== north ==
==> flow/design.v <==
module uart_tx #(
    parameter BAUD_DIV = 434
) (
    input logic clk,
    input logic rst_n,
    input logic tx_start,
    input logic [7:0] data_in,
    output logic tx_busy,
    output logic tx
);
    logic [9:0] tx_shift;   
    logic [3:0] bit_count;
    logic [11:0] baud_counter;
    logic tx_active;
    always_ff @(posedge clk or negedge rst_n) begin
        if (!rst_n) begin
            tx_active <= 0;
            baud_counter <= 0;
            tx_busy <= 0;
            tx <= 1;   
        end else begin
            if (tx_start && !tx_active) begin
                tx_active <= 1;
                tx_shift <= {1'b1, data_in, 1'b0};   
                baud_counter <= BAUD_DIV;
                bit_count <= 0;
                tx_busy <= 1;
            end else if (tx_active) begin
                if (baud_counter == 0) begin
                    baud_counter <= BAUD_DIV;
                    tx <= tx_shift[0];   
                    tx_shift <= {1'b1, tx_shift[9:1]};   
                    bit_count <= bit_count + 1;
                    if (bit_count == 9) begin   
                        tx_active <= 0;
                        tx_busy <= 0;
                    end
                end else begin
                    baud_counter <= baud_counter - 1;
                end
            end
        end
    end
endmodule
module uart_rx #(
    parameter BAUD_DIV = 434   
) (
    input logic clk,
    input logic rst_n,
    input logic rx,
    output logic [7:0] data_out,
    output logic data_valid,
	 	output logic [7:0] leds
);
    logic [11:0] baud_counter;
    logic [3:0] bit_count;
    logic [7:0] rx_shift;
    logic rx_active;
    always_ff @(posedge clk or negedge rst_n) begin
        if (!rst_n) begin
            baud_counter <= 0;
            bit_count <= 0;
            rx_active <= 0;
            data_valid <= 0;
            rx_shift <= 8'b0;   
        end else begin
            if (!rx_active && !rx) begin
                rx_active <= 1;
                baud_counter <= BAUD_DIV / 2;
                bit_count <= 0;
                rx_shift <= 8'b0;   
            end else if (rx_active) begin
                if (baud_counter == 0) begin
                    baud_counter <= BAUD_DIV;
                    if (bit_count < 9) begin
                        rx_shift <= {rx, rx_shift[7:1]};   
                        bit_count <= bit_count + 1;
                    end else begin
                        rx_active <= 0;
                        data_out <= rx_shift;  
								leds <= rx_shift;
                        data_valid <= 1;
                    end
                end else begin
                    baud_counter <= baud_counter - 1;
                end
            end else begin
                data_valid <= 0;
            end
        end
    end
endmodule
module uart_edge_detection (
    input logic clk,           
    input logic rst_n,         
    input logic uart_rx,       
    output logic uart_tx,      
    output logic led_rx,       
    output logic led_tx,       
    output logic data_ready    
);
    parameter CLOCK_FREQ = 50000000;    
    parameter BAUD_RATE  = 115200;
    parameter BAUD_DIV   = CLOCK_FREQ / BAUD_RATE;
    parameter THRESHOLD  = 4;           
    logic [7:0] rx_data;
    logic rx_done;
    logic [7:0] processed_data;
    logic tx_start;
    logic tx_busy;
    logic [7:0] image_data [0:63];     
    logic [7:0] conv_result [0:35];    
    logic [5:0] rx_counter;            
    logic [5:0] tx_counter;            
    typedef enum logic [1:0] {IDLE, RECEIVE, PROCESS, SEND} state_t;
    state_t state, next_state;
    uart_rx #(
        .BAUD_DIV(BAUD_DIV)
    ) uart_receiver (
        .clk(clk),
        .rst_n(rst_n),
        .rx(uart_rx),
        .data_out(rx_data),
        .data_valid(rx_done)
    );
    uart_tx #(
        .BAUD_DIV(BAUD_DIV)
    ) uart_transmitter (
        .clk(clk),
        .rst_n(rst_n),
        .tx_start(tx_start),
        .data_in(processed_data),
        .tx_busy(tx_busy),
        .tx(uart_tx)
    );
    always_ff @(posedge clk or negedge rst_n) begin
        if (!rst_n)
            state <= IDLE;
        else
            state <= next_state;
    end
    always_comb begin
        case (state)
            IDLE:      next_state = (rx_done) ? RECEIVE : IDLE;
            RECEIVE:   next_state = (rx_counter == 6'd63 && rx_done) ? PROCESS : RECEIVE;
            PROCESS:   next_state = SEND;
            SEND:      next_state = (tx_counter == 6'd36 && !tx_busy) ? IDLE : SEND;
            default:   next_state = IDLE;
        endcase
    end
    always_ff @(posedge clk or negedge rst_n) begin
        if (!rst_n) begin
            rx_counter <= 6'd0;
        end else if ((state == IDLE || state == RECEIVE) && rx_done) begin
            image_data[rx_counter] <= rx_data;
            rx_counter <= rx_counter + 1;
        end else if (state == IDLE) begin
            rx_counter <= 6'd0;
        end
    end
    integer i, j, k, l;
    reg [3:0] sum;
    always_ff @(posedge clk or negedge rst_n) begin
        if (!rst_n) begin
            for (i = 0; i < 36; i = i + 1)
                conv_result[i] <= 8'd0;
        end else if (state == PROCESS) begin
            for (i = 0; i < 6; i = i + 1) begin
                for (j = 0; j < 6; j = j + 1) begin
                    sum = 0;
                    for (k = 0; k < 3; k = k + 1) begin
                        for (l = 0; l < 3; l = l + 1) begin
                            sum = sum + image_data[(i + k) * 8 + (j + l)][0];
                        end
                    end
                    conv_result[i * 6 + j] <= (sum >= THRESHOLD) ? 8'b1 : 8'b0;
                end
            end
        end
    end
    always_ff @(posedge clk or negedge rst_n) begin
        if (!rst_n) begin
            tx_counter <= 6'd0;
            tx_start <= 1'b0;
            processed_data <= 8'd0;
        end else if (state == SEND) begin
            if (!tx_busy && !tx_start) begin
                tx_start <= 1'b1;
                processed_data <= conv_result[tx_counter];
                tx_counter <= tx_counter + 1;
            end else if (tx_start && tx_busy) begin
                tx_start <= 1'b0;
            end
        end else begin
            tx_counter <= 6'd0;
            tx_start <= 1'b0;
        end
    end
    always_ff @(posedge clk or negedge rst_n) begin
        if (!rst_n) begin
            led_rx <= 1'b0;
            led_tx <= 1'b0;
            data_ready <= 1'b0;
        end else begin
            led_rx <= (state == RECEIVE) ? rx_done : 1'b0;
            led_tx <= (state == SEND) ? ~tx_busy : 1'b0;
            data_ready <= (state == SEND);  
        end
    end
endmodule
clock: 20.0 ns
lec_check: 0
abc_area: 1
cap_margin: 20
core_aspect_ratio: 0.5
core_margin: 7
core_utilization: 59
cts_cluster_diameter: 282
cts_cluster_size: 99
setup_slack_margin: 5.0
slew_margin: 20
tns_end_percent: 20
run.sh (not shown) runs the stock make flow with config.mk's settings and CLKGATE_MAP_FILE=.
Changes in south relative to north:
# north
export LEC_CHECK = 0
export ABC_AREA = 1
export CAP_MARGIN = 20
export CORE_ASPECT_RATIO = 0.5
export CORE_MARGIN = 7
export CORE_UTILIZATION = 59
export CTS_CLUSTER_DIAMETER = 282
export CTS_CLUSTER_SIZE = 99
export SETUP_SLACK_MARGIN = 5.0
export SLEW_MARGIN = 20
export TNS_END_PERCENT = 20
create_clock -name core_clock -period 20.0 [get_ports {clk}]
# south
export LEC_CHECK = 0
export CAP_MARGIN = 20
export CORE_MARGIN = 2
export CORE_UTILIZATION = 40
export SLEW_MARGIN = 20
create_clock -name core_clock -period 20.0 [get_ports {clk}]
In south, the post-synthesis net count came out about 6% below the value in north.
Per the comparison of south with north, areal power density over the cells went up by about 10%; area after synthesis lost 0.71%; post-layout minimum cycle time has decreased; chip area line of the yosys report fell 0.71%.
From north to south, iteration tally of the first detailed-router pass did not move at all.
On multi-input gate area in the final layout: between south and north, it ends up higher for south.
Comparing south and north, the lower met2 global-route usage is on south.
Summary: half-perimeter wire length after detailed placement, south better than north
Of south and north, it is south that has the higher power.
Comparing south and north, the higher count of clock-buffer cells in the layout is on south.
## Diff of input files: east against south
# south
export LEC_CHECK = 0
export CAP_MARGIN = 20
export CORE_MARGIN = 2
export CORE_UTILIZATION = 40
export SLEW_MARGIN = 20
create_clock -name core_clock -period 20.0 [get_ports {clk}]
# east
export LEC_CHECK = 0
export CAP_MARGIN = 20
export CORE_MARGIN = 2
export CORE_UTILIZATION = 40
export SLEW_MARGIN = 20
create_clock -name core_clock -period 5.74 [get_ports {clk}]
[summary]
- Core occupancy in the finished layout: south vs east, no meaningful difference
- Any difference in growth of design area from synthesis to finish between east and south is small enough to ignore.
- Mapped cell area came out exactly the same in east and south.
- [east vs south] wire length of the first global-routing pass: higher in east
- south consumes less power than east.
- On critical path's largest stage delay, the lower figure sits with east, not south.
- Measured against each other, east and south differ in final setup slack of the worst path, the lower figure coming from east.
Power is estimated from default activity; no workload was simulated.
